<file path="constraint.sdc">
create_clock -name core_clock -period 64.8 [get_ports {clk_i}]
set_input_delay 12.9600 -clock core_clock [delete_from_list [all_inputs] [get_ports {clk_i}]]
set_output_delay 12.9600 -clock core_clock [all_outputs]
set_load 0.01 [all_outputs]
</file>
<file path="config.mk">
export PLATFORM = sky130hd
export DESIGN_NAME = adc_mul
export DESIGN_NICKNAME = adc_mul
export VERILOG_FILES = /design/flow/design.v
export SDC_FILE = /design/flow/constraint.sdc
export NUM_CORES = 4
export LEC_CHECK = 0
export ABC_AREA = 1
export CAP_MARGIN = 20
export CORE_MARGIN = 2
export CORE_UTILIZATION = 64
export SLEW_MARGIN = 20
</file>
<file path="run.sh">
#!/bin/bash
# the make line also repeats each setting of config.mk as NAME=value (left out here)
make -C /OpenROAD-flow-scripts/flow DESIGN_CONFIG=/design/flow/config.mk WORK_HOME=/design/flow/orfs CLKGATE_MAP_FILE= finish
</file>
<file path="design.v">
module adc_mul                   
(
    input  logic         clk_i,                                                
    input  logic         rst_i,                                                
    input  logic [11:0]  x_i,                                                  
    input  logic [11:0]  y_i,                                                  
    input  logic [11:0]  z_i,                                                  
    output logic [11:0]  fp_o                                                  
); 
    logic [31:0]    x_fp;                                                        
    logic [31:0]    y_fp;                                                        
    logic [31:0]    z_fp;                                                        
    logic [31:0]    mul_o_fp;                                                    
    logic [31:0]    div_o_fp;                                                    
    logic [31:0]    x_ffp;                                                       
    fixed_to_float converter1 (	
								.clk_i	    (clk_i) ,
								.rst_i	    (rst_i) ,
                                .fixed_in   (x_i)  ,
                                .float_out  (x_fp)  
                               );    
    fixed_to_float converter2 (
	 							.clk_i	    (clk_i) ,
								.rst_i	    (rst_i) ,
                                .fixed_in   (y_i)   ,
                                .float_out  (y_fp)  
                              );
    fixed_to_float converter3 (
	 							.clk_i      (clk_i) ,
								.rst_i		(rst_i) ,
                                .fixed_in   (z_i)   ,
                                .float_out  (z_fp)  
                              );
    qdiv_f div1 (
		.clk_i		    (clk_i)		    ,
		.rst_i			(rst_i)		    ,
        .a_i            (y_fp)          ,
        .b_i            (z_fp)          ,
        .result_o       (div_o_fp)
    );
    always_ff @( posedge clk_i or posedge rst_i ) begin 
        if(rst_i)begin
            x_ffp <= '0;
        end
        else  begin
            x_ffp <= x_fp;
        end
    end    
    qmul_f mul1 (
		.clk_i 	    	(clk_i)			,
		.rst_i   		(rst_i)		    ,
        .a_i            (x_ffp)         ,
        .b_i            (div_o_fp)      ,
        .result_o       (mul_o_fp)
    );
    float_to_fixed converter4 (	
								.clk_i 		    (clk_i)		     ,
								.rst_i			(rst_i)			 ,
                                .float_input    (mul_o_fp)       ,
                                .fixed_out      (fp_o)
                              );
endmodule
module fixed_to_float ( 
                            input  logic        clk_i       ,
                            input  logic        rst_i       ,
                            input  logic [11:0] fixed_in    ,                                    
                            output logic [31:0] float_out                                        
                      );
    logic [7:0]  exponent;                                                                       
    logic [22:0] mantissa;                                                                       
    logic [11:0] temp_fixed;                                                                     
    logic [4:0]  leading_zeros;                                                                  
    always_comb begin
        temp_fixed = 12'b0;         
        leading_zeros = 5'b0;
        exponent = 8'b0;
        mantissa = 23'b0;
        if (fixed_in == 12'b0) begin
            leading_zeros = 5'd12;                                                                 
        end else begin
    if (fixed_in[11:6] != 6'b000000) begin
        if (fixed_in[11:9] != 3'b000)
            leading_zeros = (fixed_in[11]) ? 5'd0 : (fixed_in[10]) ? 5'd1 : 5'd2;
        else
            leading_zeros = (fixed_in[8]) ? 5'd3 : (fixed_in[7]) ? 5'd4 : 5'd5;
    end else begin
        if (fixed_in[5:3] != 3'b000)
            leading_zeros = (fixed_in[5]) ? 5'd6 : (fixed_in[4]) ? 5'd7 : 5'd8;
        else
            leading_zeros = (fixed_in[2]) ? 5'd9 : (fixed_in[1]) ? 5'd10 : 5'd11;
    end
        end
        if (fixed_in != 0) begin
            exponent = 8'd127 + (5'd11 - leading_zeros);
            temp_fixed = fixed_in << leading_zeros;                                            
            mantissa = temp_fixed[10:0] << 23'd12;    
        end
    end
    always_ff @( posedge clk_i or posedge rst_i ) begin 
        if  (rst_i) begin
            float_out <= 32'b0;
        end
        else  begin
            float_out <=  {1'b0, exponent, mantissa};                                                   
        end
    end
endmodule
 module qdiv_f #(
    parameter I = 9,
    parameter F = 23,
    parameter bias = 8'd127
)
(
    input  logic             clk_i,
    input  logic             rst_i,
    input  logic [(I+F-1):0] a_i,                                                
    input  logic [(I+F-1):0] b_i,                                                
    output logic [(I+F-1):0] result_o                                            
);
    logic                 sign_a;
    logic   [(I-2):0]     exp_a;
    logic   [(F-1):0]     mant_a;
    logic   [F:0]         mant_a_extended;
    logic                 sign_b;
    logic   [(I-2):0]     exp_b;
    logic   [(F-1):0]     mant_b;
    logic   [F:0]         mant_b_extended;
    logic                 result_sign;
    logic   [(I-2):0]     exp_diff;
    logic   [(2*F)+1:0]   mant_quotient;                                         
    logic   [(F-1):0]     result_mant;
    logic   [(I-2):0]     result_exp;
    logic   [(I+F-1):0]   result;
    logic   [(I+F-1):0] zero_result, infinity_result, NaN;
    assign zero_result     = {result_sign, 31'b0};                               
    assign infinity_result = {result_sign, 8'b11111111, 23'b0};                  
    assign NaN             = 32'h7FC00000;                                       
    assign sign_a          = a_i[(I+F-1)];
    assign exp_a           = a_i[(I+F-2):F];
    assign mant_a          = a_i[(F-1):0];
    assign mant_a_extended = (exp_a == 0) ? {1'b0, mant_a} : {1'b1, mant_a};
    assign sign_b          = b_i[(I+F-1)];
    assign exp_b           = b_i[(I+F-2):F];
    assign mant_b          = b_i[(F-1):0];
    assign mant_b_extended = (exp_b == 0) ? {1'b0, mant_b} : {1'b1, mant_b};
    assign result_sign = sign_a ^ sign_b;
    always_comb begin
        exp_diff = '0;
        mant_quotient = '0;                                        
        result_mant = '0;
        result_exp = '0;
        if (exp_a == 0 && mant_a == 0 && exp_b == 0 && mant_b == 0) begin
            result = NaN;
        end else if (exp_a == 0 && mant_a == 0) begin
            result = zero_result;
        end else if (exp_b == 0 && mant_b == 0) begin
            result = infinity_result;
        end else if (exp_a == 8'b11111111 || exp_b == 8'b11111111) begin
            if (exp_a == 8'b11111111 && exp_b == 8'b11111111) begin
                result = NaN;                                                    
            end else begin
                result = infinity_result;                                        
            end
        end else begin
            exp_diff = exp_a - exp_b + bias;
            mant_quotient = {mant_a_extended, {(F+1){1'b0}}} / mant_b_extended;    
            if (mant_quotient[F+1]) begin
                result_mant = mant_quotient[F:1];                                
                result_exp = exp_diff;                                           
            end else begin
                result_mant = mant_quotient[F-1:0];                              
                result_exp = exp_diff - 8'd1;                                    
            end
            if (result_exp >= 8'b11111111) begin         
                result = infinity_result;                                        
            end else if (result_exp <= 0) begin     
                result = zero_result;                                            
            end else begin
                result = {result_sign, result_exp, result_mant};                 
            end
        end
    end
    always_ff @( posedge clk_i or posedge rst_i ) begin 
        if (rst_i) begin
            result_o    <=   '0;            
        end
        else begin
            result_o    <=   result;
        end
    end
endmodule
module qmul_f #(
    parameter I     = 9,                                                                                            
    parameter F     = 23,                                                                                           
    parameter bias  = 8'd127                                                                                           
)(
    input  logic             clk_i,                                                                                 
    input  logic             rst_i,
    input  logic [(I+F-1):0] a_i,                                                                                   
    input  logic [(I+F-1):0] b_i,                                                                                   
    output logic [(I+F-1):0] result_o                                                                               
);
    logic sign_a;
    logic [(I-2):0] exp_a;
    logic [(F-1):0] mant_a;
    logic [F:0]     mant_a_extended;
    logic sign_b;
    logic [(I-2):0] exp_b;
    logic [(F-1):0] mant_b;
    logic [F:0]     mant_b_extended;
    logic               result_sign;
    logic [(I-2):0]     exp_sum;                                                                                     
    logic [(F*2)+1:0]   mant_product;                                                                                
    logic [(F-1):0]     result_mant;
    logic [(I-2):0]     result_exp;
    logic [(I+F-1):0]   result;
    logic [(I+F-1):0] zero_result, infinity_result, NaN;
    assign zero_result     = {1'b0, {(I+F-1){1'b0}}};                                                                
    assign infinity_result = {1'b0, 8'b11111111, {F{1'b0}}};                                                        
    assign NaN             = {1'b0, 8'b11111111, 23'b10000000};                                                      
    assign sign_a          = a_i[(I+F-1)];
    assign exp_a           = a_i[(I+F-2):F];
    assign mant_a          = a_i[(F-1):0];
    assign mant_a_extended = (exp_a == 0) ? {1'b0, mant_a} : {1'b1, mant_a};                                         
    assign sign_b          = b_i[(I+F-1)];
    assign exp_b           = b_i[(I+F-2):F];
    assign mant_b          = b_i[(F-1):0];
    assign mant_b_extended = (exp_b == 0) ? {1'b0, mant_b} : {1'b1, mant_b};                                         
    assign result_sign = sign_a ^ sign_b;
    always_comb begin
        exp_sum = '0;
        mant_product = '0;
        result_mant = '0;
        result_exp = '0;
        if ((exp_a == 0 && mant_a == 0) || (exp_b == 0 && mant_b == 0)) begin
            result = zero_result;                                                                                    
        end 
        else if ((exp_a == 8'b11111111 && mant_a == 0) || (exp_b == 8'b11111111 && mant_b == 0)) begin
            result = infinity_result;                                                                                
        end 
        else if ((exp_a == 8'b11111111 && mant_a != 0) || (exp_b == 8'b11111111 && mant_b != 0)) begin
            result = NaN;                                                                                            
        end 
        else begin
            exp_sum = exp_a + exp_b - bias;
            mant_product = mant_a_extended * mant_b_extended;
            if (mant_product[(2*F) + 1]) begin
                result_mant = mant_product[(2*F):(F+1)];                                                               
                result_exp = exp_sum + 8'd1;                                                                            
            end 
            else begin
                result_mant = mant_product[(2*F)-1:F];                                                               
                result_exp = exp_sum;                                                                                
            end
            if (result_exp >= 8'b11111111) begin
                result = infinity_result;                                                                            
            end 
            else if (result_exp <= 0) begin
                result = zero_result;                                                                                
            end 
            else begin
                result = {result_sign, result_exp, result_mant};                                                     
            end
        end
    end
    always_ff @( posedge clk_i or posedge rst_i ) begin
        if (rst_i) 
            result_o    <=   '0;
        else
            result_o    <=   result;
    end 
endmodule
module float_to_fixed
(
    input   logic        clk_i,
    input   logic        rst_i,
    input   logic [31:0] float_input,                                                                         
    output  logic [11:0] fixed_out                                                                            
);
    logic        sign;
    logic [7:0]  exponent;
    logic [23:0] mantissa;
    logic [23:0] temp_fixed;                                                                                  
    logic [7:0]  exponent_bias;                                                                               
    logic [8:0]  actual_exponent;
    logic [11:0] fixed_output;
    always_comb begin
        actual_exponent = 9'b0;
        exponent_bias = 8'd127;
        sign        = float_input[31];                                                                      
        exponent    = float_input[30:23];
        mantissa    = {1'b1, float_input[22:0]};                                                              
        temp_fixed  = 24'b0;
        if (exponent < exponent_bias) begin
            fixed_output = 12'b0;
        end else if (exponent == 8'hFF) begin
            fixed_output = (float_input[22:0] == 23'b0) ? 12'b111111111111 : 12'b000000000000;                        
        end else begin
            actual_exponent = exponent - exponent_bias;
            if (actual_exponent < 0 && sign == 1'b1 ) begin                                                                   
                fixed_output = 12'b0;                                                                        
            end else if (actual_exponent >= 12) begin                                                        
                fixed_output    = 12'b111111111111;                                                             
            end else begin                                                                                   
                temp_fixed = mantissa >> (9'd23 - actual_exponent);                                          
                fixed_output = temp_fixed[11:0];                                                             
            end
        end
    end
    always_ff @( posedge clk_i or posedge rst_i ) begin
        if (rst_i) begin
            fixed_out     <=   12'b0;
        end
        else begin
            fixed_out     <=   fixed_output;
        end        
    end
endmodule
</file>
==> results of run 1 <==
## layout make-up
class	instances	area (sq um)
repair inverters	7	55.05
inverters	1459	5906
flip-flops and latches	146	3655
clock inverters	14	158.9
diodes	4	10.01
well taps	1080	1351
fillers	6246	18540
repair buffers	775	6208
clock buffers	18	439.2
multi-input cells	6500	47100
## layer usage
layer  vias up  wire length, um  track usage [%]
met5         -               66                0
met4        10            10700            16.35
met3       878            15300            4.894
met2      3003            85230            65.01
met1     27610            72320            48.31
li1      28010                -                -
## per-stage QoR
step | hold slack (ps) | std cells | utilization (%)
after floorplan | 331.2 | 8286 | -
after global placement | 331.5 | 9626 | 69.44
after detailed placement | 334.7 | 9626 | 69.44
after CTS | 346.8 | 9754 | 71.40
after global routing | 342.2 | 9999 | 77.76
final | 343.3 | 10000 | 77.78
## repair_timing
action | in CTS | in global routing
gates resized | 103 | 787
pin swaps | 79 | 500
cloned | 3 | 16
setup endpoints to repair | 2 | 4
buffers inserted | 93 | 230
==> ds_physical_params.txt, run 1 <==
Summary of implementation characteristics

Parameter                              Value

Setup path
  Stage delay of the slowest cell on the critical path    roughly 400 ps
  Total number of cells along the worst setup path    between 500 and 600
  Startpoint-to-endpoint class of the critical path    reg -> reg
  Data required time at the worst endpoint    65120 ps
  Critical Path AT    roughly 66000 ps
  Largest fanout on the critical path    12
  Critical Path Source Type    register
  Termination of the worst setup path    div1.result_o[0]
  Most common cell on crit path    nand2_2
  Critical Path Source    converter2.float_out[25]
  Worst flop-to-flop path startpoint    converter2.float_out[25]
  Critical-path top delay cell    dfrtp_1
  Worst reg2reg path endpoint    div1.result_o[0]
  Worst reg-to-reg setup slack    -940 ps
  CP Buf/Inv Count    85
  Family with the most delay on the worst path    simple AND/OR/NAND/NOR gates
  Endpoint type of the worst setup path    register
  Depth of the worst register-to-register path    roughly 530

Synth
  YS chip area    between 0.05 and 0.06 sq mm
  Dominant synthesized flop cell    dfrtp_1
  Number of different library cells in the post-synthesis netlist    ~100
  Count of instantiated cells in the yosys netlist    between 8000 and 9000
  Top comb family, area    simple AND/OR/NAND/NOR gates
  Synth top area cells    nand2_1 (13%), ha_1 (13%), inv_1 (9.0%), fa_1 (8.3%), dfrtp_1 (6.8%)
  Simple-gate share of the synthesized area    roughly two fifths
  Dominant cell type by area after synthesis    nand2_1
  Adder-cell area share of the yosys netlist    20.93%
  Top cell area share    13.14%
  Count of flip-flops with a built-in enable after synthesis    0
  Post-Syn Area per Cell    roughly 6.5 sq um
  Synthesis Warnings    5
  Synth top cell by count    nand2_1
  Most instantiated cells after synthesis    nand2_1 (1881), inv_1 (1289), nor2_1 (676)
  Post-synthesis instance total    between 8000 and 9000
  Share of synthesized registers carrying an async set or reset    approximately 100%
  Area of the mapped netlist    0.05372 sq mm
  Proportion of synthesized chip area in sequential cells    6.801%
  Ys flops    about 150
  Post-synthesis compound-gate area fraction    around 13%
  Net count after synthesis    9089
  Xor and xnor area share after synthesis    under 10%
  Mux area share    less than 1%

GRT
  Gr ovfl total    0
  Global-route wire length before repair    around 270000 um
  GRT Util Overall    between 30% and 40%
  Via count of the first global-routing pass    54080
  Number of antenna violations at the first check in global routing    7
  Maximum number of pins on one net before global-route repair    approximately 93

CTS
  Clock tree from TritonCTS    done
  Clock latency at the later pin of the worst-skew pair    about 450 ps
  TritonCTS Sinks    about 150
  Clock root buffer master    clkbuf_16
  CTS buffer count    17
  Number of buffers inserted for hold repair after clock tree synthesis    0
  Max clock buf depth    2
  H-Tree Depth    4
  Clk pin slew, worst setup/hold paths    70 ps

Status
  SO Faults    negative setup slack
  Run status    complete, but fails checks

Final timing
  Worst slew margin relative to its limit    about a quarter
  Sum Neg Setup Slack    -937.4 ps
  Unrepaired setup endpoints after global routing    true
  Fin crit share    101.4%
  Final Hold Vio Count    0
  Final Max-Slew Violation Tally    0
  Worst Max-Slew Pin Slew    between 1000 and 1500 ps
  Post-route worst setup slack    -937.4 ps
  Peak clock frequency supported by timing    15.21 MHz
  Tmin final    approximately 66000 ps
  Count of final setup violators    1
  Post-route clock skew    about 15 ps

Drt
  DRC violation count after routing    0
  Post-detailed-route wirelength per cell    18.36 um
  Vias per std cell    ~6
  Drt total wl    ~180000 um
  Starting DRC count in detailed routing    between 5000 and 6000
  Via count    59500
  Number of antenna-violating nets in the routed design    0
  First drt pass iteration count    8

Flow run
  Log Warnings    38
  Max-capacitance violation count    0

Hold path
  Cell depth of the worst min-delay path    0
  Launch instance of the worst min-delay path    converter1.float_out[19]
  Hold endpoint    x_ffp[19]
  Path type of the worst min-delay path    reg -> reg

Place
  Worst slack, placed    -2786 ps
  DP HPWL    approximately 130000 um
  Port buffer count    49
  Weighted congestion at the end of routability-driven global placement    between 1 and 1.5
  Standard cell area after detailed placement    between 0.05 and 0.06 sq mm

Die
  Die ar.    ~0.086 sq mm
  Core outline area    0.08342 sq mm
  Floorplan-stage core utilization    64.40%
  Std-Cell Rows    106
  Die outline height    293.7 um
  I/O pins    50
  Die Wd    293.7 um

Finish
  Area growth, synth to finish    20.77%
  Net count of the finished layout    9709
  Non-Filler Cell Area, Final    between 0.06 and 0.07 sq mm
==> run 2: changes to the inputs <==
CAP_MARGIN = 25   (was 20)
CELL_PAD_IN_SITES_DETAIL_PLACEMENT = 0   (was not set)
CELL_PAD_IN_SITES_GLOBAL_PLACEMENT = 2   (was not set)
CORE_ASPECT_RATIO = 1.48   (was not set)
CORE_MARGIN = 5   (was 2)
CORE_UTILIZATION = 55   (was 64)
CTS_CLUSTER_SIZE = 61   (was not set)
GPL_ROUTABILITY_DRIVEN = 1   (was not set)
GPL_TIMING_DRIVEN = 0   (was not set)
HOLD_SLACK_MARGIN = -0.06   (was not set)
MIN_ROUTING_LAYER = met2   (was not set)
PLACE_DENSITY_LB_ADDON = 0.12   (was not set)
SETUP_SLACK_MARGIN = 5.0   (was not set)
SLEW_MARGIN = 0   (was 20)
clock period = 140.0 ns   (was 64.8 ns; I/O delays follow)
==> run 2 against run 1 <==
Effect of this change:
- the flow now stops in 3_1_place_gp_skip_io
- die area is 21% higher
- area after synthesis stayed put
- synthesized cell count stayed put
==> ds_physical_params.txt, run 2 <==
Physical design parameters

Parameter                              Value

Synth
  Dominant synthesized flop cell    dfrtp_1
  Dominant cell type by area after synthesis    nand2_1
  Net count after synthesis    9089 (unchanged)
  Post-synthesis compound-gate area fraction    12.58% (unchanged)
  Mux area share    0.2655% (unchanged)
  Most instantiated cells after synthesis    nand2_1 (1881), inv_1 (1289), nor2_1 (676)
  Area of the mapped netlist    0.05372 sq mm (unchanged)
  Xor and xnor area share after synthesis    6.465% (unchanged)
  Synth top cell by count    nand2_1
  Ys flops    146 (unchanged)
  Top cell area share    13.14% (unchanged)
  Post-Syn Area per Cell    6.484 sq um (unchanged)
  Number of different library cells in the post-synthesis netlist    104 (unchanged)
  Synth top area cells    nand2_1 (13%), ha_1 (13%), inv_1 (9.0%), fa_1 (8.3%), dfrtp_1 (6.8%)
  Count of instantiated cells in the yosys netlist    8286 (unchanged)
  Synthesis Warnings    5 (unchanged)
  Simple-gate share of the synthesized area    39.60% (unchanged)
  Post-synthesis instance total    8286 (unchanged)
  Top comb family, area    simple AND/OR/NAND/NOR gates
  YS chip area    0.05372 sq mm (unchanged)
  Proportion of synthesized chip area in sequential cells    6.801% (unchanged)
  Count of flip-flops with a built-in enable after synthesis    0 (unchanged)
  Adder-cell area share of the yosys netlist    20.93% (unchanged)
  Share of synthesized registers carrying an async set or reset    100.0% (unchanged)

Die
  Die outline height    390.2 um (+33%)
  Core outline area    0.09705 sq mm (+16%)
  Std-Cell Rows    139 (+31%)
  Die ar.    0.1042 sq mm (+21%)
  Die Wd    266.9 um (-9.1%)
  Floorplan-stage core utilization    55.36% (-9.0 points)

Status
  Halt Stage    3_1_place_gp_skip_io
  Error that ended the run    [ERROR FLW-0024] Place density exceeds 1.0 (current PLACE_DENSITY_LB_ADDON =  0.12). Please check if the value of  PLACE_DENSITY_LB_ADDON is between 0 and 0.99.
  Run status    aborted with a tool error
==> run 3: changes to the inputs <==
ABC_AREA = 0   (was 1)
CAP_MARGIN = 20   (was 25)
CELL_PAD_IN_SITES_DETAIL_PLACEMENT = 1   (was 0)
CELL_PAD_IN_SITES_GLOBAL_PLACEMENT = not set   (was 2)
CORE_ASPECT_RATIO = 1.28   (was 1.48)
CORE_MARGIN = 2   (was 5)
CORE_UTILIZATION = 18   (was 55)
CTS_CLUSTER_DIAMETER = 127   (was not set)
CTS_CLUSTER_SIZE = 75   (was 61)
GPL_ROUTABILITY_DRIVEN = 0   (was 1)
GPL_TIMING_DRIVEN = not set   (was 0)
HOLD_SLACK_MARGIN = 0.27   (was -0.06)
MAX_ROUTING_LAYER = met5   (was not set)
PLACE_DENSITY_LB_ADDON = 0.27   (was 0.12)
SETUP_SLACK_MARGIN = not set   (was 5.0)
TNS_END_PERCENT = 30   (was not set)
clock period = 55.2 ns   (was 140.0 ns; I/O delays follow)
==> run 3 against run 2 <==
Effect of this change:
- the layout now fails its checks (negative setup slack)
- die area increased to 2.7 times the previous value
- area after synthesis down 7.5%
- synthesized cell count down 22%
==> ds_physical_params.txt, run 3 <==
Summary of implementation characteristics

Parameter                              Value

Synth
  Number of different library cells in the post-synthesis netlist    186 (+79%)
  Top cell area share    13.64% (+0.50 points)
  Top comb family, area    simple AND/OR/NAND/NOR gates
  Ys flops    146 (unchanged)
  Mux area share    4.495% (+4.2 points)
  Post-synthesis instance total    6465 (-22%)
  Net count after synthesis    7268 (-20%)
  Synth top cell by count    nor2_1
  Synthesis Warnings    5 (unchanged)
  Post-Syn Area per Cell    7.690 sq um (+19%)
  YS chip area    0.04971 sq mm (-7.5%)
  Proportion of synthesized chip area in sequential cells    7.349% (+0.55 points)
  Area of the mapped netlist    0.04971 sq mm (-7.5%)
  Post-synthesis compound-gate area fraction    26.09% (+14 points)
  Dominant synthesized flop cell    dfrtp_1
  Xor and xnor area share after synthesis    6.320% (-0.15 points)
  Adder-cell area share of the yosys netlist    22.62% (+1.7 points)
  Synth top area cells    ha_1 (14%), fa_1 (9.0%), dfrtp_1 (7.3%), nor2_1 (4.5%), nand2_1 (4.3%)
  Simple-gate share of the synthesized area    27.11% (-12 points)
  Count of flip-flops with a built-in enable after synthesis    0 (unchanged)
  Dominant cell type by area after synthesis    ha_1
  Share of synthesized registers carrying an async set or reset    100.0% (unchanged)
  Count of instantiated cells in the yosys netlist    6465 (-22%)
  Most instantiated cells after synthesis    nor2_1 (592), nand2_1 (567), ha_1 (542)

Die
  Die outline height    598.6 um (+53%)
  I/O pins    approximately 50
  Die Wd    468.5 um (+76%)
  Std-Cell Rows    218 (+57%)
  Die ar.    0.2804 sq mm (+170%)
  Core outline area    0.2752 sq mm (+180%)
  Floorplan-stage core utilization    18.06% (-37 points)

CTS
  Max clock buf depth    2
  Clock tree from TritonCTS    done
  Number of buffers inserted for hold repair after clock tree synthesis    0
  H-Tree Depth    4
  CTS buffer count    17
  Clock latency at the later pin of the worst-skew pair    around 500 ps
  Clk pin slew, worst setup/hold paths    70 ps
  Clock root buffer master    clkbuf_16
  TritonCTS Sinks    roughly 150

Place
  Placed Cells    12140
  Port buffer count    a little under 50
  Standard cell area after detailed placement    around 0.071 sq mm
  DP HPWL    ~180000 um

Setup path
  Stage delay of the slowest cell on the critical path    about 560 ps
  Depth of the worst register-to-register path    529
  Critical-path top delay cell    or4_4
  Endpoint type of the worst setup path    register
  Most common cell on crit path    buf_4
  Largest fanout on the critical path    21
  Critical Path Source Type    register
  Total number of cells along the worst setup path    roughly 530
  Worst reg-to-reg setup slack    -33940 ps
  CP Buf/Inv Count    approximately 100
  Termination of the worst setup path    div1.result_o[0]
  Worst reg2reg path endpoint    div1.result_o[0]
  Worst flop-to-flop path startpoint    converter3.float_out[20]
  Data required time at the worst endpoint    approximately 56000 ps
  Critical Path Source    converter3.float_out[20]
  Family with the most delay on the worst path    AND-OR/OR-AND gates
  Critical Path AT    approximately 90000 ps
  Startpoint-to-endpoint class of the critical path    reg -> reg

Drt
  First drt pass iteration count    10
  Starting DRC count in detailed routing    between 10000 and 15000
  Number of antenna-violating nets in the routed design    0
  Via count    ~83000
  Post-detailed-route wirelength per cell    18.61 um
  DRC violation count after routing    0
  Vias per std cell    roughly 6.6
  Drt total wl    about 230000 um

Final timing
  Unrepaired setup endpoints after global routing    true
  Post-route worst setup slack    -33940 ps
  Final Hold Vio Count    0
  Post-route clock skew    between 20 and 25 ps
  Final Max-Slew Violation Tally    0
  Sum Neg Setup Slack    -205880 ps
  Peak clock frequency supported by timing    ~11 MHz
  Worst Max-Slew Pin Slew    ~1100 ps
  Fin crit share    161.5%
  Count of final setup violators    11
  Tmin final    roughly 89000 ps
  Worst slew margin relative to its limit    approximately a quarter

Status
  SO Faults    negative setup slack
  Run status    complete, but fails checks

Hold path
  Launch instance of the worst min-delay path    converter1.float_out[20]
  Cell depth of the worst min-delay path    0
  Hold endpoint    x_ffp[20]
  Path type of the worst min-delay path    reg -> reg

Flow run
  Max-capacitance violation count    0
  Log Warnings    38

Finish
  Net count of the finished layout    between 9000 and 10000
  Area growth, synth to finish    52.43%
  Final-layout fill cell count    33150
  Final instance count without filler cells    12540
  Non-Filler Cell Area, Final    0.07578 sq mm

GRT
  Gr ovfl total    0
  Maximum number of pins on one net before global-route repair    91
  GRT Util Overall    roughly 24%
  Via count of the first global-routing pass    around 94000
  Number of antenna violations at the first check in global routing    2
  Global-route wire length before repair    approximately 360000 um
## run 3: per-stage QoR
stage	util, %	worst slack (ps)	hold slack [ps]
2_1_floorplan	-	-35750	331.2
5_1_grt	27.52	-38420	355.5
4_1_cts	26.96	-31920	350.5
6_report	27.53	-33940	345.6
3_5_place_dp	25.83	-33710	335.6
3_3_place_gp	25.82	-30980	334.4
## run 3: timing repair
item / 4_1_cts / 5_1_grt
cloned: 4 / 0
buffers inserted: 240 / 89
gates resized: 148 / 176
pin swaps: 167 / 195
setup endpoints to repair: 11 / 12
## run 3: layout make-up
| class | instances | area (sq um) | area share, % |
|---|---|---|---|
| Inverter | 405 | 1526 | 2.014 |
| Timing Repair Buffer | 2620 | 19990 | 26.38 |
| Sequential cell | 146 | 3655 | 4.823 |
| Tap cell | 3630 | 4542 | 5.994 |
| Antenna cell | 25 | 62.56 | 0.08256 |
| Clock inverter | 15 | 239.0 | 0.3154 |
| Multi-Input combinational cell | 5680 | 45330 | 59.82 |
| Clock buffer | 17 | 425.4 | 0.5614 |
## run 3: per-layer routing
metal  vias to the layer above  wire length (um)  global-route usage, %  part of all wire, %
li1                      28240                 -                      -                    -
met1                     28890                 0                      -                    0
met2                     23600            127700                  32.29                   55
met3                      2435             83980                  29.19                   36
met4                        38             20690                  3.113                  8.9
met5                         -               892                  3.220                 0.38
==> run 4: changes to the inputs <==
ABC_AREA = not set   (was 0)
CELL_PAD_IN_SITES_DETAIL_PLACEMENT = not set   (was 1)
CORE_ASPECT_RATIO = not set   (was 1.28)
CORE_UTILIZATION = 60   (was 18)
CTS_CLUSTER_DIAMETER = not set   (was 127)
CTS_CLUSTER_SIZE = not set   (was 75)
GPL_ROUTABILITY_DRIVEN = not set   (was 0)
HOLD_SLACK_MARGIN = not set   (was 0.27)
MAX_ROUTING_LAYER = not set   (was met5)
MIN_ROUTING_LAYER = not set   (was met2)
PLACE_DENSITY_LB_ADDON = not set   (was 0.27)
SLEW_MARGIN = 20   (was 0)
TNS_END_PERCENT = not set   (was 30)
clock period = 91.8 ns   (was 55.2 ns; I/O delays follow)
==> run 4 against run 3 <==
Effect of this change:
- now clean on timing, DRC and antenna
- count of clock-buffer cells in the layout rose by 4
- critical path type unchanged
- critical path depth fell by 17
- via count is 39% lower
==> ds_physical_params.txt, run 4 <==
Summary of implementation characteristics

Parameter                              Value

Setup path
  Most common cell on crit path    o21a_1
  Worst flop-to-flop path startpoint    converter3.float_out[19]
  Largest fanout on the critical path    8 (-62%)
  Startpoint-to-endpoint class of the critical path    reg -> reg
  CP Buf/Inv Count    24 (-77%)
  Endpoint type of the worst setup path    register
  Worst reg2reg path endpoint    div1.result_o[0]
  Critical Path Source Type    register
  Critical-path top delay cell    or4_4
  Stage delay of the slowest cell on the critical path    600 ps (+40 ps)
  Family with the most delay on the worst path    AND-OR/OR-AND gates
  Termination of the worst setup path    div1.result_o[0]
  Depth of the worst register-to-register path    512 (-3.2%)
  Critical Path AT    89450 ps (-60 ps)
  Data required time at the worst endpoint    92130 ps (+36550 ps)
  Total number of cells along the worst setup path    512 (-3.2%)
  Worst reg-to-reg setup slack    2680 ps (+36620 ps)
  Critical Path Source    converter3.float_out[19]

Synth
  Most instantiated cells after synthesis    nor2_1 (592), nand2_1 (567), ha_1 (542)
  Top cell area share    13.64% (unchanged)
  Synthesis Warnings    5 (unchanged)
  Net count after synthesis    7268 (unchanged)
  Count of flip-flops with a built-in enable after synthesis    0 (unchanged)
  YS chip area    0.04971 sq mm (unchanged)
  Xor and xnor area share after synthesis    6.320% (unchanged)
  Post-synthesis compound-gate area fraction    26.09% (unchanged)
  Top comb family, area    simple AND/OR/NAND/NOR gates
  Post-Syn Area per Cell    7.690 sq um (unchanged)
  Share of synthesized registers carrying an async set or reset    100.0% (unchanged)
  Proportion of synthesized chip area in sequential cells    7.349% (unchanged)
  Mux area share    4.495% (unchanged)
  Number of different library cells in the post-synthesis netlist    186 (unchanged)
  Ys flops    146 (unchanged)
  Synth top area cells    ha_1 (14%), fa_1 (9.0%), dfrtp_1 (7.3%), nor2_1 (4.5%), nand2_1 (4.3%)
  Area of the mapped netlist    0.04971 sq mm (unchanged)
  Adder-cell area share of the yosys netlist    22.62% (unchanged)
  Synth top cell by count    nor2_1
  Post-synthesis instance total    6465 (unchanged)
  Simple-gate share of the synthesized area    27.11% (unchanged)
  Dominant cell type by area after synthesis    ha_1
  Count of instantiated cells in the yosys netlist    6465 (unchanged)
  Dominant synthesized flop cell    dfrtp_1

Hold path
  Cell depth of the worst min-delay path    0 (unchanged)
  Launch instance of the worst min-delay path    converter1.float_out[26]
  Hold endpoint    x_ffp[26]
  Path type of the worst min-delay path    reg -> reg

Finish
  Area used by sequential logic in the layout    0.003656 sq mm (about the same)
  End-of-flow core utilization    68.06% (+41 points)
  Final-layout fill cell count    7099 (-79%)
  Area growth, synth to finish    12.42%
  Comb gate area    0.04499 sq mm (-0.76%)
  Net count of the finished layout    7535 (-22%)

GRT
  Met1 track utilization from global routing    45.25% (+45 points)
  Maximum number of pins on one net before global-route repair    75 (-18%)
  Gr ovfl total    0 (unchanged)
  Global-route wire length before repair    251000 um (-30%)
  GRT Util Overall    35.52% (+11 points)
  Met3 routing resource usage after global routing    2.923% (-26 points)
  Number of antenna violations at the first check in global routing    1 (-1)
  Via count of the first global-routing pass    48530 (-48%)
  Met2 Resource Use GR    62.70% (+30 points)
  GR peak layer    met2

Final timing
  Peak clock frequency supported by timing    11.22 MHz (about the same)
  Worst Max-Slew Pin Slew    1010 ps (-115.6 ps)
  Final Hold Vio Count    0 (unchanged)
  Final Max-Slew Violation Tally    0 (unchanged)
  Worst slew margin relative to its limit    32.21% (+7.7 points)
  Post-route clock skew    18.40 ps (-2.312 ps)
  Count of final setup violators    0 (-11)
  Fin crit share    97.08% (-64 points)
  Unrepaired setup endpoints after global routing    true
  Sum Neg Setup Slack    0 ps (+205880 ps)
  Post-route worst setup slack    2680 ps (+36620 ps)
  Tmin final    89120 ps (-18.25 ps)

Drt
  Starting DRC count in detailed routing    3832 (-71%)
  Post-detailed-route wirelength per cell    20.41 um (+9.7%)
  Via count    50920 (-39%)
  DRC violation count after routing    0 (unchanged)
  First drt pass iteration count    6 (-4)
  Number of antenna-violating nets in the routed design    0 (unchanged)
  Vias per std cell    6.515 (-1.8%)
  Drt total wl    159500 um (-32%)

Die
  Die ar.    0.08517 sq mm (-70%)
  Die outline height    291.8 um (-51%)
  Std-Cell Rows    105 (-52%)
  Core outline area    0.08211 sq mm (-70%)
  Floorplan-stage core utilization    60.54% (+42 points)
  Die Wd    291.8 um (-38%)
  I/O pins    50 (unchanged)

CTS
  Clock root buffer master    clkbuf_16
  H-Tree Depth    4 (unchanged)
  CTS buffer count    17 (unchanged)
  Clk pin slew, worst setup/hold paths    70 ps (about the same)
  Max clock buf depth    2 (unchanged)
  TritonCTS Sinks    146 (unchanged)
  Clock latency at the later pin of the worst-skew pair    450 ps (-50 ps)
  Clock tree from TritonCTS    done

Flow run
  Max-capacitance violation count    0 (unchanged)
  Log Warnings    37 (-2.6%)

Place
  Port buffer count    49 (unchanged)
  Worst slack, placed    -2653 ps (+31050 ps)
  Weighted congestion at the end of routability-driven global placement    0.9589
  DP HPWL    121400 um (-33%)

Status
  Run status  no timing/DRC/antenna violations
==> run 4: per-stage QoR <==
step                      area, sq um  std cells  hold WS (ps)
after CTS                       53400       7636         333.7
after floorplan                 50790       6465         331.2
after global placement          52550       7579         332.3
final                           55890       7816         337.0
after detailed placement        52550       7579         334.7
after global routing            55880       7815         341.3
==> run 4: cell type report <==
type / instances / area share (%)
multi-input combinational: 5686 / 80.50
antenna: 1 / 0.004478
clock buffer: 21 / 0.8418
tap: 1070 / 2.396
timing repair buffer: 476 / 6.799
clock inverter: 11 / 0.1836
sequential: 146 / 6.542
inverter: 405 / 2.731
==> run 4: layer usage <==
| metal | part of all wire (%) | vias to the layer above |
|---|---|---|
| met2 | 49 | 1900 |
| met1 | 42 | 24370 |
| met5 | 0 | - |
| li1 | - | 24200 |
| met4 | 4.0 | 0 |
| met3 | 5.6 | 448 |
==> run 4: timing repair <==
action / 4_1_cts / 5_1_grt
cloned: 2 / 7
gates resized: 17 / 228
setup buffers: 23 / 172
endpoints found under the setup margin: 2 / 3
hold buffers: 0 / 0
pin swaps: 14 / 176
==> run 5: changes to the inputs <==
ABC_AREA = 1   (was not set)
CORE_UTILIZATION = 72   (was 60)
CTS_CLUSTER_SIZE = 99   (was not set)
TNS_END_PERCENT = 40   (was not set)
clock period = 60.6 ns   (was 91.8 ns; I/O delays follow)
==> run 5 against run 4 <==
Effect of this change:
- area after synthesis rose by 8.1%
- die area fell by 9.8%
- the run now fails in 4_1_cts
- synthesized cell count rose by 28%
==> ds_physical_params.txt, run 5 <==
Physical design parameters

Parameter                              Value

Synth
  Synthesis Warnings    5 (unchanged)
  Synth top cell by count    nand2_1
  Top cell area share    13.14% (-0.50 points)
  Post-synthesis instance total    8286 (+28%)
  Ys flops    146 (unchanged)
  Post-Syn Area per Cell    6.484 sq um (-16%)
  Simple-gate share of the synthesized area    39.60% (+12 points)
  Xor and xnor area share after synthesis    6.465% (+0.15 points)
  Count of flip-flops with a built-in enable after synthesis    0 (unchanged)
  Top comb family, area    simple AND/OR/NAND/NOR gates
  Proportion of synthesized chip area in sequential cells    6.801% (-0.55 points)
  Dominant synthesized flop cell    dfrtp_1
  Synth top area cells    nand2_1 (13%), ha_1 (13%), inv_1 (9.0%), fa_1 (8.3%), dfrtp_1 (6.8%)
  YS chip area    0.05372 sq mm (+8.1%)
  Area of the mapped netlist    0.05372 sq mm (+8.1%)
  Number of different library cells in the post-synthesis netlist    104 (-44%)
  Most instantiated cells after synthesis    nand2_1 (1881), inv_1 (1289), nor2_1 (676)
  Count of instantiated cells in the yosys netlist    8286 (+28%)
  Post-synthesis compound-gate area fraction    12.58% (-14 points)
  Dominant cell type by area after synthesis    nand2_1
  Net count after synthesis    9089 (+25%)
  Mux area share    0.2655% (-4.2 points)
  Share of synthesized registers carrying an async set or reset    100.0% (unchanged)
  Adder-cell area share of the yosys netlist    20.93% (-1.7 points)

Status
  Run status    aborted with a tool error
  Halt Stage    4_1_cts
  Error that ended the run    [ERROR DPL-0038] Utilization greater than 100%, impossible to legalize

Place
  Port buffer count    49 (unchanged)
  DP HPWL    191200 um (+58%)
  Weighted congestion at the end of routability-driven global placement    1.038 (+8.2%)
  Worst slack, placed    -9786 ps (-7132 ps)

Die
  Die Wd    277.2 um (-5.0%)
  Die ar.    0.07682 sq mm (-9.8%)
  I/O pins    50 (unchanged)
  Floorplan-stage core utilization    72.41% (+12 points)
  Std-Cell Rows    100 (-4.8%)
  Die outline height    277.2 um (-5.0%)
  Core outline area    0.07420 sq mm (-9.6%)
==> run 5: per-stage QoR <==
step	cell area, sq um	std cells
2_1_floorplan	54550	8286
3_3_place_gp	70650	11240
3_5_place_dp	70650	11240
==> run 6: changes to the inputs <==
ABC_AREA = not set   (was 1)
CORE_UTILIZATION = 40   (was 72)
CTS_CLUSTER_SIZE = not set   (was 99)
TNS_END_PERCENT = not set   (was 40)
clock period = 125.0 ns   (was 60.6 ns; I/O delays follow)
==> run 6 against run 5 <==
Effect of this change:
- the run now finishes clean
- synthesized cell count is 22% lower
- die area is 65% higher
- area after synthesis fell by 7.5%
==> ds_physical_params.txt, run 6 <==
Summary of implementation characteristics

Parameter                              Value

Status
  Run status  no timing/DRC/antenna violations

Final timing
  Worst slew margin relative to its limit    25.48%
  Post-route clock skew    around 13 ps
  Peak clock frequency supported by timing    about 9.0 MHz
  Final Hold Vio Count    0
  Fin crit share    88.43%
  Tmin final    approximately 110000 ps
  Final Max-Slew Violation Tally    0
  Worst Max-Slew Pin Slew    around 1100 ps
  Sum Neg Setup Slack    0 ps
  Unrepaired setup endpoints after global routing    false
  Count of final setup violators    0

Synth
  Post-Syn Area per Cell    7.690 sq um (+19%)
  Area of the mapped netlist    0.04971 sq mm (-7.5%)
  Count of flip-flops with a built-in enable after synthesis    0 (unchanged)
  Net count after synthesis    7268 (-20%)
  Synth top area cells    ha_1 (14%), fa_1 (9.0%), dfrtp_1 (7.3%), nor2_1 (4.5%), nand2_1 (4.3%)
  Dominant cell type by area after synthesis    ha_1
  Ys flops    146 (unchanged)
  Simple-gate share of the synthesized area    27.11% (-12 points)
  Mux area share    4.495% (+4.2 points)
  Post-synthesis instance total    6465 (-22%)
  Share of synthesized registers carrying an async set or reset    100.0% (unchanged)
  YS chip area    0.04971 sq mm (-7.5%)
  Top cell area share    13.64% (+0.50 points)
  Synthesis Warnings    5 (unchanged)
  Synth top cell by count    nor2_1
  Most instantiated cells after synthesis    nor2_1 (592), nand2_1 (567), ha_1 (542)
  Dominant synthesized flop cell    dfrtp_1
  Xor and xnor area share after synthesis    6.320% (-0.15 points)
  Count of instantiated cells in the yosys netlist    6465 (-22%)
  Top comb family, area    simple AND/OR/NAND/NOR gates
  Proportion of synthesized chip area in sequential cells    7.349% (+0.55 points)
  Number of different library cells in the post-synthesis netlist    186 (+79%)
  Adder-cell area share of the yosys netlist    22.62% (+1.7 points)
  Post-synthesis compound-gate area fraction    26.09% (+14 points)

GRT
  Global-route wire length before repair    about 250000 um
  Gr ovfl total    0
  Number of antenna violations at the first check in global routing    3
  Via count of the first global-routing pass    about 46000
  Maximum number of pins on one net before global-route repair    between 80 and 90
  GRT Util Overall    a little under a quarter

Setup path
  Most common cell on crit path    o21a_1
  Worst reg2reg path endpoint    div1.result_o[0]
  Termination of the worst setup path    div1.result_o[0]
  Total number of cells along the worst setup path    just over 500
  Depth of the worst register-to-register path    a little over 500
  Family with the most delay on the worst path    AND-OR/OR-AND gates
  Data required time at the worst endpoint    around 130000 ps
  Startpoint-to-endpoint class of the critical path    reg -> reg
  Stage delay of the slowest cell on the critical path    730 ps
  Critical Path Source Type    register
  Worst flop-to-flop path startpoint    converter3.float_out[21]
  Worst reg-to-reg setup slack    about 14000 ps
  CP Buf/Inv Count    11
  Critical Path AT    ~110000 ps
  Endpoint type of the worst setup path    register
  Critical Path Source    converter3.float_out[21]
  Critical-path top delay cell    nor3_4
  Largest fanout on the critical path    roughly 40

Place
  Placed Cells    7979 (-29%)
  Weighted congestion at the end of routability-driven global placement    0.9551 (-8.0%)
  DP HPWL    120300 um (-37%)
  Standard cell area after detailed placement    0.05132 sq mm (-27%)
  Port buffer count    49 (unchanged)

Hold path
  Cell depth of the worst min-delay path    0
  Hold endpoint    x_ffp[18]
  Path type of the worst min-delay path    reg -> reg
  Launch instance of the worst min-delay path    converter1.float_out[18]

Die
  I/O pins    50 (unchanged)
  Die outline height    356.5 um (+29%)
  Floorplan-stage core utilization    40.26% (-32 points)
  Die Wd    356.5 um (+29%)
  Std-Cell Rows    129 (+29%)
  Die ar.    0.1271 sq mm (+65%)
  Core outline area    0.1235 sq mm (+66%)

CTS
  Number of cells upsized or downsized after cts    0
  CTS buffer count    17
  Clock tree from TritonCTS    done
  H-Tree Depth    4
  Clk pin slew, worst setup/hold paths    around 70 ps
  TritonCTS Sinks    between 100 and 150
  Clock latency at the later pin of the worst-skew pair    460 ps
  Clock root buffer master    clkbuf_16
  Number of buffers inserted for hold repair after clock tree synthesis    0
  Max clock buf depth    2
  Post-CTS setup buffer count    0

Drt
  N_diodes    0
  Drt total wl    153300 um
  Starting DRC count in detailed routing    roughly 3500
  Number of antenna-violating nets in the routed design    0
  First drt pass iteration count    6
  Via count    approximately 48000
  Post-detailed-route wirelength per cell    19.14 um
  Vias per std cell    roughly 6.0
  DRC violation count after routing    0

Finish
  Net count of the finished layout    between 7000 and 8000
  Comb gate area    between 0.04 and 0.05 sq mm
  End-of-flow core utilization    42.06%
  Area growth, synth to finish    4.462%
  Non-Filler Cell Area, Final    ~0.052 sq mm
  Final-layout fill cell count    approximately 13000
  Area used by sequential logic in the layout    around 0.0037 sq mm
  Final instance count without filler cells    roughly 8000

Flow run
  Log Warnings    34
  Max-capacitance violation count    0
-- run 6: final cells by class --
cell class	instances	area share, %
clock buffers	18	0.8264
clock inverters	14	0.3036
inverters	405	2.937
multi-input cells	5679	83.10
flip-flops and latches	146	7.038
well taps	1637	3.944
repair buffers	112	1.855
-- run 6: stage by stage --
step | hold slack (ps) | setup slack, ps
CTS | 350.0 | 15670
global placement | 332.2 | 18580
floorplan | 331.2 | 24410
global route | 355.2 | 4777
finish | 348.1 | 14470
detailed placement | 334.7 | 15960
-- run 6: layer usage --
layer | GRT usage [%] | up-vias | share of wire, %
met5 | 0 | - | 0.0085
met4 | 6.920 | 2 | 2.9
met3 | 2.317 | 265 | 5.4
met2 | 40.62 | 1505 | 47
met1 | 30.98 | 22790 | 44
li1 | - | 23420 | -
==> run 7: changes to the inputs <==
CELL_PAD_IN_SITES_DETAIL_PLACEMENT = 0   (was not set)
CORE_ASPECT_RATIO = 1.48   (was not set)
CORE_UTILIZATION = 58   (was 40)
GPL_TIMING_DRIVEN = 1   (was not set)
PLACE_DENSITY_LB_ADDON = 0.06   (was not set)
SETUP_SLACK_MARGIN = -2.0   (was not set)
SLEW_MARGIN = 0   (was 20)
clock period = 39.4 ns   (was 125.0 ns; I/O delays follow)
==> run 7 against run 6 <==
Effect of this change:
- the layout now fails its checks (negative setup slack)
- global-route usage up 16 points
- highest routed layer unchanged
- non-clock buffer count up 2054
==> ds_physical_params.txt, run 7 <==
Summary of implementation characteristics

Parameter                              Value

Final timing
  Worst hold slack after final layout    333.8 ps (-14.27 ps)
  Post-route worst setup slack    -46970 ps (-61430 ps)
  Worst slew margin relative to its limit    21.15% (-4.3 points)
  Unrepaired setup endpoints after global routing    true
  Count of final setup violators    16 (+16)
  Tmin final    86370 ps (-24170 ps)
  Post-route clock skew    27.37 ps (+14.35 ps)
  Final Hold Vio Count    0 (unchanged)
  Worst Max-Slew Pin Slew    1183 ps (+71.67 ps)
  Final Max-Slew Violation Tally    0 (unchanged)
  Fin crit share    219.2% (+130 points)
  Peak clock frequency supported by timing    11.58 MHz (+28%)

Synth
  Post-Syn Area per Cell    7.690 sq um (unchanged)
  Count of instantiated cells in the yosys netlist    6465 (unchanged)
  Adder-cell area share of the yosys netlist    22.62% (unchanged)
  YS chip area    0.04971 sq mm (unchanged)
  Share of synthesized registers carrying an async set or reset    100.0% (unchanged)
  Xor and xnor area share after synthesis    6.320% (unchanged)
  Proportion of synthesized chip area in sequential cells    7.349% (unchanged)
  Synth top area cells    ha_1 (14%), fa_1 (9.0%), dfrtp_1 (7.3%), nor2_1 (4.5%), nand2_1 (4.3%)
  Ys flops    146 (unchanged)
  Post-synthesis compound-gate area fraction    26.09% (unchanged)
  Top comb family, area    simple AND/OR/NAND/NOR gates
  Net count after synthesis    7268 (unchanged)
  Top cell area share    13.64% (unchanged)
  Post-synthesis instance total    6465 (unchanged)
  Area of the mapped netlist    0.04971 sq mm (unchanged)
  Mux area share    4.495% (unchanged)
  Count of flip-flops with a built-in enable after synthesis    0 (unchanged)
  Synthesis Warnings    5 (unchanged)
  Simple-gate share of the synthesized area    27.11% (unchanged)
  Dominant cell type by area after synthesis    ha_1
  Dominant synthesized flop cell    dfrtp_1
  Synth top cell by count    nor2_1
  Number of different library cells in the post-synthesis netlist    186 (unchanged)
  Most instantiated cells after synthesis    nor2_1 (592), nand2_1 (567), ha_1 (542)

Hold path
  Cell depth of the worst min-delay path    0 (unchanged)
  Path type of the worst min-delay path    reg -> reg
  Hold endpoint    x_ffp[12]
  Launch instance of the worst min-delay path    converter1.float_out[12]

Drt
  First drt pass iteration count    8 (+2)
  Number of antenna-violating nets in the routed design    0 (unchanged)
  Vias per std cell    6.110 (+2.0%)
  Starting DRC count in detailed routing    3910 (+12%)
  N_diodes    0 (unchanged)
  Wire length on met3    10470 um (+25%)
  Via count    58360 (+22%)
  Post-detailed-route wirelength per cell    18.81 um (-1.7%)
  Wire length the detailed router placed on met1    64930 um (-4.3%)
  DRC violation count after routing    0 (unchanged)
  Highest metal layer with signal wires    met5
  Met2 routed WL    90220 um (+24%)
  Drt total wl    179700 um (+17%)

Setup path
  Critical-path top delay cell    or4_4
  Endpoint type of the worst setup path    register
  Startpoint-to-endpoint class of the critical path    reg -> reg
  Critical Path Source    converter3.float_out[26]
  Worst reg-to-reg setup slack    -46970 ps (-61430 ps)
  Critical Path Source Type    register
  Family with the most delay on the worst path    AND-OR/OR-AND gates
  Critical Path AT    86740 ps (-24130 ps)
  Total number of cells along the worst setup path    506 (+0.20%)
  Stage delay of the slowest cell on the critical path    560 ps (-170 ps)
  Termination of the worst setup path    div1.result_o[0]
  Worst flop-to-flop path startpoint    converter3.float_out[26]
  Worst reg2reg path endpoint    div1.result_o[0]
  Most common cell on crit path    o21a_1
  CP Buf/Inv Count    16 (+5)
  Depth of the worst register-to-register path    506 (+0.20%)
  Data required time at the worst endpoint    39770 ps (-85570 ps)
  Largest fanout on the critical path    11 (-73%)

Flow run
  Max-capacitance violation count    0 (unchanged)
  Log Warnings    37 (+8.8%)

CTS
  Clock latency at the later pin of the worst-skew pair    480 ps (+20 ps)
  Clock tree from TritonCTS    done
  CTS buffer count    17 (unchanged)
  Clock root buffer master    clkbuf_16
  H-Tree Depth    4 (unchanged)
  TritonCTS Sinks    146 (unchanged)
  Max clock buf depth    2 (unchanged)
  Number of buffers inserted for hold repair after clock tree synthesis    0 (unchanged)
  Clk pin slew, worst setup/hold paths    80 ps (about the same)

GRT
  GRT Util Overall    40.03% (+16 points)
  Gr ovfl total    0 (unchanged)
  Number of antenna violations at the first check in global routing    1 (-2)
  Maximum number of pins on one net before global-route repair    83 (-5.7%)
  Global-route wire length before repair    291300 um (+18%)
  Via count of the first global-routing pass    60550 (+31%)

Place
  Worst slack, placed    -47680 ps (-63650 ps)
  Weighted congestion at the end of routability-driven global placement    1.007 (+5.5%)
  DP HPWL    144300 um (+20%)
  Port buffer count    49 (unchanged)

Die
  Floorplan-stage core utilization    58.55% (+18 points)
  Die ar.    0.08811 sq mm (-31%)
  Die Wd    244.7 um (-31%)
  Std-Cell Rows    130 (+0.78%)
  Core outline area    0.08491 sq mm (-31%)
  I/O pins    50 (unchanged)
  Die outline height    360.2 um (+1.0%)

Status
  Run status    complete, but fails checks
  SO Faults    negative setup slack

Finish
  End-of-flow core utilization    80.10% (+38 points)
  Net count of the finished layout    9219 (+29%)
  Area growth, synth to finish    36.81%
run 7: through the flow:
step	cell area [sq um]	TNS, ps	std cells
global route	68010	-457460	9551
finish	68010	-392950	9551
detailed placement	66860	-401290	9484
CTS	67750	-386500	9532
global placement	66860	-369950	9484
floorplan	51160	-440510	6465
run 7: layout make-up:
| type | count | area (sq um) |
|---|---|---|
| fillers | 6200 | 16890 |
| multi-input cells | 5680 | 44390 |
| inverters | 405 | 1526 |
| clock buffers | 19 | 452.9 |
| repair buffers | 2166 | 16440 |
| flip-flops and latches | 146 | 3655 |
| clock inverters | 13 | 137.6 |
| well taps | 1122 | 1404 |
run 7: timing repair:
action,4_1_cts,5_1_grt
buffers inserted,16,17
pin swaps,37,30
gates cloned,1,0
gates resized,43,28
hold endpoints to repair,0,0
endpoints found under the setup margin,15,16
run 7: routing by layer:
metal	GRT usage, %	vias to the layer above
li1	-	27560
met1	42.39	27420
met2	73.15	2410
met3	4.839	975
met4	27.73	2
met5	0	-
==> run 8: changes to the inputs <==
CORE_UTILIZATION = 72   (was 58)
CTS_CLUSTER_SIZE = 45   (was not set)
clock period = 80.5 ns   (was 39.4 ns; I/O delays follow)
==> run 8 against run 7 <==
Effect of this change:
- the flow now stops in 4_1_cts
- area after synthesis stayed put
- die area is 19% lower
- synthesized cell count stayed put
==> ds_physical_params.txt, run 8 <==
Physical design parameters

Parameter                              Value

Synth
  Synth top area cells    ha_1 (14%), fa_1 (9.0%), dfrtp_1 (7.3%), nor2_1 (4.5%), nand2_1 (4.3%)
  Synthesis Warnings    5 (unchanged)
  YS chip area    0.04971 sq mm (unchanged)
  Number of different library cells in the post-synthesis netlist    186 (unchanged)
  Top cell area share    13.64% (unchanged)
  Proportion of synthesized chip area in sequential cells    7.349% (unchanged)
  Area of the mapped netlist    0.04971 sq mm (unchanged)
  Share of synthesized registers carrying an async set or reset    100.0% (unchanged)
  Dominant cell type by area after synthesis    ha_1
  Simple-gate share of the synthesized area    27.11% (unchanged)
  Synth top cell by count    nor2_1
  Dominant synthesized flop cell    dfrtp_1
  Top comb family, area    simple AND/OR/NAND/NOR gates
  Mux area share    4.495% (unchanged)
  Count of flip-flops with a built-in enable after synthesis    0 (unchanged)
  Adder-cell area share of the yosys netlist    22.62% (unchanged)
  Most instantiated cells after synthesis    nor2_1 (592), nand2_1 (567), ha_1 (542)
  Post-synthesis instance total    6465 (unchanged)
  Net count after synthesis    7268 (unchanged)
  Xor and xnor area share after synthesis    6.320% (unchanged)
  Post-synthesis compound-gate area fraction    26.09% (unchanged)
  Post-Syn Area per Cell    7.690 sq um (unchanged)
  Count of instantiated cells in the yosys netlist    6465 (unchanged)
  Ys flops    146 (unchanged)

Place
  DP HPWL    181700 um (+26%)
  Port buffer count    49 (unchanged)
  Standard cell area after detailed placement    0.06549 sq mm (-2.0%)
  Weighted congestion at the end of routability-driven global placement    1.048 (+4.0%)

Die
  Die outline height    323.7 um (-10%)
  Core outline area    0.06851 sq mm (-19%)
  Std-Cell Rows    117 (-10%)
  Die ar.    0.07120 sq mm (-19%)
  I/O pins    50 (unchanged)
  Floorplan-stage core utilization    72.56% (+14 points)
  Die Wd    220.0 um (-10%)

Status
  Error that ended the run    [ERROR DPL-0038] Utilization greater than 100%, impossible to legalize
  Run status    aborted with a tool error
  Halt Stage    4_1_cts
-- run 8: per-stage QoR --
stage | setup TNS [ps] | setup slack [ps] | instances | utilization, %
3_3_place_gp | -5296 | -3740 | 9121 | 95.58
2_1_floorplan | -26300 | -10450 | 6465 | -
3_5_place_dp | -30940 | -12020 | 9122 | 95.59
==> run 9: changes to the inputs <==
ABC_AREA = 1   (was not set)
CELL_PAD_IN_SITES_DETAIL_PLACEMENT = not set   (was 0)
CORE_ASPECT_RATIO = not set   (was 1.48)
CORE_UTILIZATION = 70   (was 72)
CTS_CLUSTER_DIAMETER = 286   (was not set)
CTS_CLUSTER_SIZE = not set   (was 45)
GPL_TIMING_DRIVEN = not set   (was 1)
PLACE_DENSITY_LB_ADDON = not set   (was 0.06)
SETUP_SLACK_MARGIN = not set   (was -2.0)
SLEW_MARGIN = 20   (was 0)
clock period = 60.3 ns   (was 80.5 ns; I/O delays follow)
==> run 9 against run 8 <==
Effect of this change:
- the flow again stops in 4_1_cts
- synthesized cell count up 28%
- die area up 11%
- area after synthesis up 8.1%
==> ds_physical_params.txt, run 9 <==
Physical design parameters

Parameter                              Value

Status
  Run status    aborted with a tool error
  Halt Stage    4_1_cts
  Error that ended the run    [ERROR DPL-0038] Utilization greater than 100%, impossible to legalize

Synth
  Dominant synthesized flop cell    dfrtp_1
  Dominant cell type by area after synthesis    nand2_1
  Proportion of synthesized chip area in sequential cells    6.801% (-0.55 points)
  Adder-cell area share of the yosys netlist    20.93% (-1.7 points)
  Post-synthesis compound-gate area fraction    12.58% (-14 points)
  YS chip area    0.05372 sq mm (+8.1%)
  Count of instantiated cells in the yosys netlist    8286 (+28%)
  Synth top area cells    nand2_1 (13%), ha_1 (13%), inv_1 (9.0%), fa_1 (8.3%), dfrtp_1 (6.8%)
  Top comb family, area    simple AND/OR/NAND/NOR gates
  Mux area share    0.2655% (-4.2 points)
  Simple-gate share of the synthesized area    39.60% (+12 points)
  Post-Syn Area per Cell    6.484 sq um (-16%)
  Share of synthesized registers carrying an async set or reset    100.0% (unchanged)
  Area of the mapped netlist    0.05372 sq mm (+8.1%)
  Number of different library cells in the post-synthesis netlist    104 (-44%)
  Synthesis Warnings    5 (unchanged)
  Top cell area share    13.14% (-0.50 points)
  Post-synthesis instance total    8286 (+28%)
  Count of flip-flops with a built-in enable after synthesis    0 (unchanged)
  Synth top cell by count    nand2_1
  Ys flops    146 (unchanged)
  Most instantiated cells after synthesis    nand2_1 (1881), inv_1 (1289), nor2_1 (676)
  Net count after synthesis    9089 (+25%)
  Xor and xnor area share after synthesis    6.465% (+0.15 points)

Die
  Core outline area    0.07595 sq mm (+11%)
  Die ar.    0.07898 sq mm (+11%)
  Floorplan-stage core utilization    70.74% (-1.8 points)
  Die outline height    281.0 um (-13%)
  Die Wd    281.0 um (+28%)
  I/O pins    50 (unchanged)
  Std-Cell Rows    101 (-14%)

Place
  DP HPWL    185200 um (+1.9%)
  Worst slack, placed    -8771 ps (+3248 ps)
  Port buffer count    49 (unchanged)
  Weighted congestion at the end of routability-driven global placement    1.055 (+0.73%)
[run 9: metrics by stage]
step	area (sq um)	std cells
2_1_floorplan	54780	8286
3_3_place_gp	71260	11340
3_5_place_dp	71260	11340
==> run 10: changes to the inputs <==
ABC_AREA = not set   (was 1)
CAP_MARGIN = 0   (was 20)
CELL_PAD_IN_SITES_DETAIL_PLACEMENT = 2   (was not set)
CELL_PAD_IN_SITES_GLOBAL_PLACEMENT = 1   (was not set)
CORE_MARGIN = 7   (was 2)
CORE_UTILIZATION = 40   (was 70)
CTS_CLUSTER_DIAMETER = 138   (was 286)
GPL_TIMING_DRIVEN = 0   (was not set)
MAX_ROUTING_LAYER = met5   (was not set)
MIN_ROUTING_LAYER = met2   (was not set)
SETUP_SLACK_MARGIN = 5.0   (was not set)
SLEW_MARGIN = 40   (was 20)
TNS_END_PERCENT = 60   (was not set)
clock period = 150.0 ns   (was 60.3 ns; I/O delays follow)
==> run 10 against run 9 <==
Effect of this change:
- the run now finishes clean
- synthesized cell count decreased by 22%
- die area is 70% higher
- area after synthesis down 7.5%
==> ds_physical_params.txt, run 10 <==
Summary of implementation characteristics

Parameter                              Value

Status
  Run status  no timing/DRC/antenna violations

CTS
  H-Tree Depth    4
  Post-CTS setup buffer count    0
  Clock root buffer master    clkbuf_16
  Clock latency at the later pin of the worst-skew pair    480 ps
  Number of buffers inserted for hold repair after clock tree synthesis    0
  Clock tree from TritonCTS    done
  Max clock buf depth    2
  Clk pin slew, worst setup/hold paths    80 ps
  CTS buffer count    17
  TritonCTS Sinks    ~150
  Number of cells upsized or downsized after cts    0

Synth
  Number of different library cells in the post-synthesis netlist    186 (+79%)
  Share of synthesized registers carrying an async set or reset    100.0% (unchanged)
  Most instantiated cells after synthesis    nor2_1 (592), nand2_1 (567), ha_1 (542)
  Top cell area share    13.64% (+0.50 points)
  Synth top area cells    ha_1 (14%), fa_1 (9.0%), dfrtp_1 (7.3%), nor2_1 (4.5%), nand2_1 (4.3%)
  Synthesis Warnings    5 (unchanged)
  Dominant synthesized flop cell    dfrtp_1
  Area of the mapped netlist    0.04971 sq mm (-7.5%)
  Count of flip-flops with a built-in enable after synthesis    0 (unchanged)
  Post-synthesis instance total    6465 (-22%)
  Proportion of synthesized chip area in sequential cells    7.349% (+0.55 points)
  YS chip area    0.04971 sq mm (-7.5%)
  Net count after synthesis    7268 (-20%)
  Adder-cell area share of the yosys netlist    22.62% (+1.7 points)
  Simple-gate share of the synthesized area    27.11% (-12 points)
  Post-synthesis compound-gate area fraction    26.09% (+14 points)
  Mux area share    4.495% (+4.2 points)
  Xor and xnor area share after synthesis    6.320% (-0.15 points)
  Dominant cell type by area after synthesis    ha_1
  Top comb family, area    simple AND/OR/NAND/NOR gates
  Post-Syn Area per Cell    7.690 sq um (+19%)
  Count of instantiated cells in the yosys netlist    6465 (-22%)
  Synth top cell by count    nor2_1
  Ys flops    146 (unchanged)

Finish
  End-of-flow core utilization    a little over two fifths
  Area growth, synth to finish    7.329%
  Non-Filler Cell Area, Final    between 0.05 and 0.06 sq mm
  Final instance count without filler cells    8221
  Final-layout fill cell count    about 15000
  Net count of the finished layout    ~7400

GRT
  Gr ovfl total    0
  Number of antenna violations at the first check in global routing    1
  Met3 routing resource usage after global routing    between 50 and 60%
  GR peak layer    met3
  GRT Util Overall    about two fifths
  Met1 track utilization from global routing    0%
  Met2 Resource Use GR    around 53%
  Maximum number of pins on one net before global-route repair    ~70
  Via count of the first global-routing pass    ~81000
  Global-route wire length before repair    between 300000 and 400000 um

Final timing
  Worst Max-Slew Pin Slew    1095 ps
  Unrepaired setup endpoints after global routing    false
  Final Max-Slew Violation Tally    0
  Worst slew margin relative to its limit    approximately 27%
  Fin crit share    87.81%
  Count of final setup violators    0
  Post-route clock skew    roughly 20 ps
  Sum Neg Setup Slack    0 ps
  Peak clock frequency supported by timing    around 7.6 MHz
  Final Hold Vio Count    0
  Tmin final    about 130000 ps

Setup path
  Family with the most delay on the worst path    AND-OR/OR-AND gates
  Stage delay of the slowest cell on the critical path    920 ps
  Total number of cells along the worst setup path    around 560
  Worst reg-to-reg setup slack    about 18000 ps
  Critical Path AT    132070 ps
  Endpoint type of the worst setup path    register
  Startpoint-to-endpoint class of the critical path    reg -> reg
  Data required time at the worst endpoint    between 150000 and 200000 ps
  CP Buf/Inv Count    71
  Critical-path top delay cell    a2111oi_2
  Critical Path Source Type    register
  Critical Path Source    converter3.float_out[12]
  Termination of the worst setup path    div1.result_o[0]
  Worst flop-to-flop path startpoint    converter3.float_out[12]
  Worst reg2reg path endpoint    div1.result_o[0]
  Most common cell on crit path    o21a_1
  Largest fanout on the critical path    22
  Depth of the worst register-to-register path    ~560

Hold path
  Launch instance of the worst min-delay path    converter1.float_out[30]
  Hold endpoint    x_ffp[30]
  Path type of the worst min-delay path    reg -> reg
  Cell depth of the worst min-delay path    0

Drt
  Drt total wl    196900 um
  DRC violation count after routing    0
  First drt pass iteration count    9
  Post-detailed-route wirelength per cell    roughly 24 um
  Via count    69890
  Vias per std cell    approximately 8.5
  Starting DRC count in detailed routing    around 9800
  Number of antenna-violating nets in the routed design    0

Place
  Port buffer count    49 (unchanged)
  DP HPWL    160400 um (-13%)
  Weighted congestion at the end of routability-driven global placement    0.9227 (-13%)
  Standard cell area after detailed placement    0.05264 sq mm (-26%)
  Placed Cells    8165 (-28%)

Die
  Die ar.    0.1343 sq mm (+70%)
  Floorplan-stage core utilization    40.26% (-30 points)
  I/O pins    50 (unchanged)
  Die outline height    366.5 um (+30%)
  Core outline area    0.1235 sq mm (+63%)
  Std-Cell Rows    129 (+28%)
  Die Wd    366.5 um (+30%)

Flow run
  Max-capacitance violation count    0
  Log Warnings    35
-- run 10: layer usage --
metal | share of wire (%) | wire length [um]
met1 | 0 | 0
met2 | 52 | 103000
met3 | 41 | 80720
met4 | 6.1 | 11990
met5 | 0.59 | 1163
-- run 10: cell type report --
cell class | count | area [sq um] | share of cell area [%]
Buffer | 235 | 1481 | 2.776
Clock inverter | 14 | 137.6 | 0.2579
Tap cell | 1637 | 2048 | 3.839
Antenna cell | 21 | 52.55 | 0.09849
Inverter | 405 | 1554 | 2.912
Sequential cell | 146 | 3654 | 6.847
Clock buffer | 18 | 439.2 | 0.8231
Multi-Input combinational cell | 5679 | 43200 | 80.97
Timing Repair Buffer | 66 | 788.3 | 1.477
-- run 10: through the flow --
stage | setup slack (ps) | hold slack [ps]
4_1_cts | 21810 | 352.4
5_1_grt | 9921 | 362.7
3_5_place_dp | 22300 | 335.6
2_1_floorplan | 49410 | 331.2
6_report | 18280 | 349.5
3_3_place_gp | 23910 | 335.0
